==> flow/design.v (excerpt) <==
module SingleCycle_Top
(
	input				CLK	,
	input				RST	,
	output [9:0]	IMEM_ADDR	,
	input	 [15:0]	IMEM_RDATA	,
	output [9:0]	DMEM_ADDR	,
	output [15:0]	DMEM_WDATA	,
	output			DMEM_WE		,
	input	 [15:0]	DMEM_RDATA
);
Size: ~4,100 cells after synthesis, ~540 flip-flops, roughly 71 I/O pins.
export LEC_CHECK = 0
export CAP_MARGIN = 5
export CELL_PAD_IN_SITES_DETAIL_PLACEMENT = 0
export CORE_MARGIN = 2
export CORE_UTILIZATION = 35
export CTS_CLUSTER_DIAMETER = 251
export GPL_ROUTABILITY_DRIVEN = 1
export GPL_TIMING_DRIVEN = 0
export PLACE_DENSITY_LB_ADDON = 0.19
export SLEW_MARGIN = 20
create_clock -name core_clock -period 9.37 [get_ports {CLK}]
run.sh (not shown) runs the stock make flow with config.mk's settings and CLKGATE_MAP_FILE=.
The baseline completed and failed the layout checks on setup timing.
Next try:
CAP_MARGIN = 20   (was 5)
CELL_PAD_IN_SITES_DETAIL_PLACEMENT = unset   (was 0)
CORE_UTILIZATION = 40   (was 35)
CTS_CLUSTER_DIAMETER = unset   (was 251)
GPL_ROUTABILITY_DRIVEN = unset   (was 1)
GPL_TIMING_DRIVEN = unset   (was 0)
PLACE_DENSITY_LB_ADDON = unset   (was 0.19)
clock period = 15.6 ns   (was 9.37 ns; I/O delays follow)
The new run completed with no timing, DRC or antenna violations.
Final area goes down by 7.1%.
Core utilization is higher by 2.6 points.
Clock power goes down by 38%.
Sequential power went down by 42%.
Setup slack is better by 3.4 ns.
Final cell count fell by 8.0%.
Area after synthesis stays the same.
Sequential cell count stays the same.
Routed wire length drops by 33%.
Global-route usage came out lower by 13 points.

* * *

Starting RTL as in the previous note.
Settings: LEC_CHECK=0, CAP_MARGIN=20, CORE_MARGIN=2, CORE_UTILIZATION=60, CTS_CLUSTER_DIAMETER=27, MAX_ROUTING_LAYER=met4, SETUP_SLACK_MARGIN=2.24, SLEW_MARGIN=20; clock period 8.14 ns.
The starting point stopped in global routing (5_1_grt), error GRT-0116.
Then changed:
ABC_AREA = 1   (was default)
CORE_UTILIZATION = 40   (was 60)
CTS_CLUSTER_DIAMETER = default   (was 27)
HOLD_SLACK_MARGIN = 0.29   (was default)
MAX_ROUTING_LAYER = default   (was met4)
SETUP_SLACK_MARGIN = 0.19   (was 2.24)
clock period = 16.0 ns   (was 8.14 ns; I/O delays follow)
Effect: The changed run completed with no timing, DRC or antenna violations; synthesized cell count went up by 17%; die size is higher by about 50%; synthesized area falls by 1.2%.
Then changed:
ABC_AREA = default   (was 1)
CORE_UTILIZATION = 61   (was 40)
CTS_CLUSTER_DIAMETER = 209   (was default)
HOLD_SLACK_MARGIN = default   (was 0.29)
SETUP_SLACK_MARGIN = 2.88   (was 0.19)
clock period = 10.6 ns   (was 16.0 ns; I/O delays follow)
Result: This time the run did not get past global routing (5_1_grt), error GRT-0232; synthesized area climbs by 1.2%; die size went down by 33%; synthesized cell count came out lower by 15%.
Then changed:
CORE_UTILIZATION = 57   (was 61)
CTS_CLUSTER_DIAMETER = 28   (was 209)
MAX_ROUTING_LAYER = met4   (was default)
SETUP_SLACK_MARGIN = 2.24   (was 2.88)
clock period = 8.14 ns   (was 10.6 ns; I/O delays follow)
Effect:
- The changed run died in global routing (5_1_grt) on GRT-0232
- synthesized area is unchanged
- die size is higher by a few percent
- synthesized cell count is unchanged

* * *

yarrow:
SingleCycle_Top again, from the RTL that the note above started with.
==> flow/design.v (excerpt) <==
module SingleCycle_Top
(
	input				CLK	,
	input				RST	,
	output [9:0]	IMEM_ADDR	,
	input	 [15:0]	IMEM_RDATA	,
	output [9:0]	DMEM_ADDR	,
	output [15:0]	DMEM_WDATA	,
	output			DMEM_WE		,
	input	 [15:0]	DMEM_RDATA
);
make LEC_CHECK=0 ABC_AREA=1 CAP_MARGIN=30 CORE_ASPECT_RATIO=1.81 CORE_MARGIN=2 CORE_UTILIZATION=36 CTS_CLUSTER_SIZE=21 GPL_ROUTABILITY_DRIVEN=0 GPL_TIMING_DRIVEN=0 HOLD_SLACK_MARGIN=0.27 SLEW_MARGIN=25 TNS_END_PERCENT=75 finish   # period 21.2 ns
Seen in the log of yarrow: GRT-0116 during global routing (5_1_grt), after which the run never completed.
Input-level comparison between harbor and yarrow:
# yarrow
export LEC_CHECK = 0
export ABC_AREA = 1
export CAP_MARGIN = 30
export CORE_ASPECT_RATIO = 1.81
export CORE_MARGIN = 2
export CORE_UTILIZATION = 36
export CTS_CLUSTER_SIZE = 21
export GPL_ROUTABILITY_DRIVEN = 0
export GPL_TIMING_DRIVEN = 0
export HOLD_SLACK_MARGIN = 0.27
export SLEW_MARGIN = 25
export TNS_END_PERCENT = 75
create_clock -name core_clock -period 21.2 [get_ports {CLK}]
# harbor
export LEC_CHECK = 0
export CAP_MARGIN = 20
export CORE_MARGIN = 2
export CORE_UTILIZATION = 57
export SETUP_SLACK_MARGIN = 2.24
export SLEW_MARGIN = 20
create_clock -name core_clock -period 8.14 [get_ports {CLK}]
==> results <==
- Of the runs yarrow and harbor, none of them finished clean.
- The total clock buffers created by CTS number comes out higher for harbor vs yarrow.
- yarrow → harbor: post-CTS setup buffer count rose 113, unique cell type count in the Yosys netlist rose 120%.
- Taking yarrow as the reference, in harbor yosys synthesis chip area increased by 1.2% relative to the old numbers, area after synthesis higher, number of cells after detailed placement shrank by about 9%, number of nets in the synthesized netlist fell 710, chip area now sits lower.
- NOTE: simple-gate area share of the yosys netlist in harbor falls short of that of yarrow
- Number of instances in the synthesized netlist, harbor vs yarrow: down by more than 10%
The inputs of onyx differ from those of harbor as listed below.
# harbor
export LEC_CHECK = 0
export CAP_MARGIN = 20
export CORE_MARGIN = 2
export CORE_UTILIZATION = 57
export SETUP_SLACK_MARGIN = 2.24
export SLEW_MARGIN = 20
create_clock -name core_clock -period 8.14 [get_ports {CLK}]
# onyx
export LEC_CHECK = 0
export CAP_MARGIN = 20
export CORE_MARGIN = 2
export CORE_UTILIZATION = 58
export CTS_CLUSTER_SIZE = 43
export SETUP_SLACK_MARGIN = 2.25
export SLEW_MARGIN = 20
create_clock -name core_clock -period 8.66 [get_ports {CLK}]
==> results <==
- onyx: GRT-0232 in global routing (5_1_grt) -> run aborted
- Cmp onyx vs harbor: number of cell rows lower in onyx
- Core utilization at floorplan came out higher on onyx than on harbor.
- On number of instances in the placed design, onyx tracks harbor almost exactly.
- Of harbor and onyx, harbor shows the higher buffer count from post-CTS setup fixing, with onyx below it.
- Overall die height in onyx vs harbor: down about 0.9%
- harbor -> onyx: share of the yosys chip area belonging to registers delta 0, exact match
- | placement-stage cell area | onyx vs harbor | ≈ equal |
- Total die area (onyx vs. harbor) decreases slightly
- harbor has lower routability-driven placement congestion ratio than onyx.
- Diff harbor -> onyx | clock buffer count from CTS | up slightly
Power and IR drop assume default switching activity.
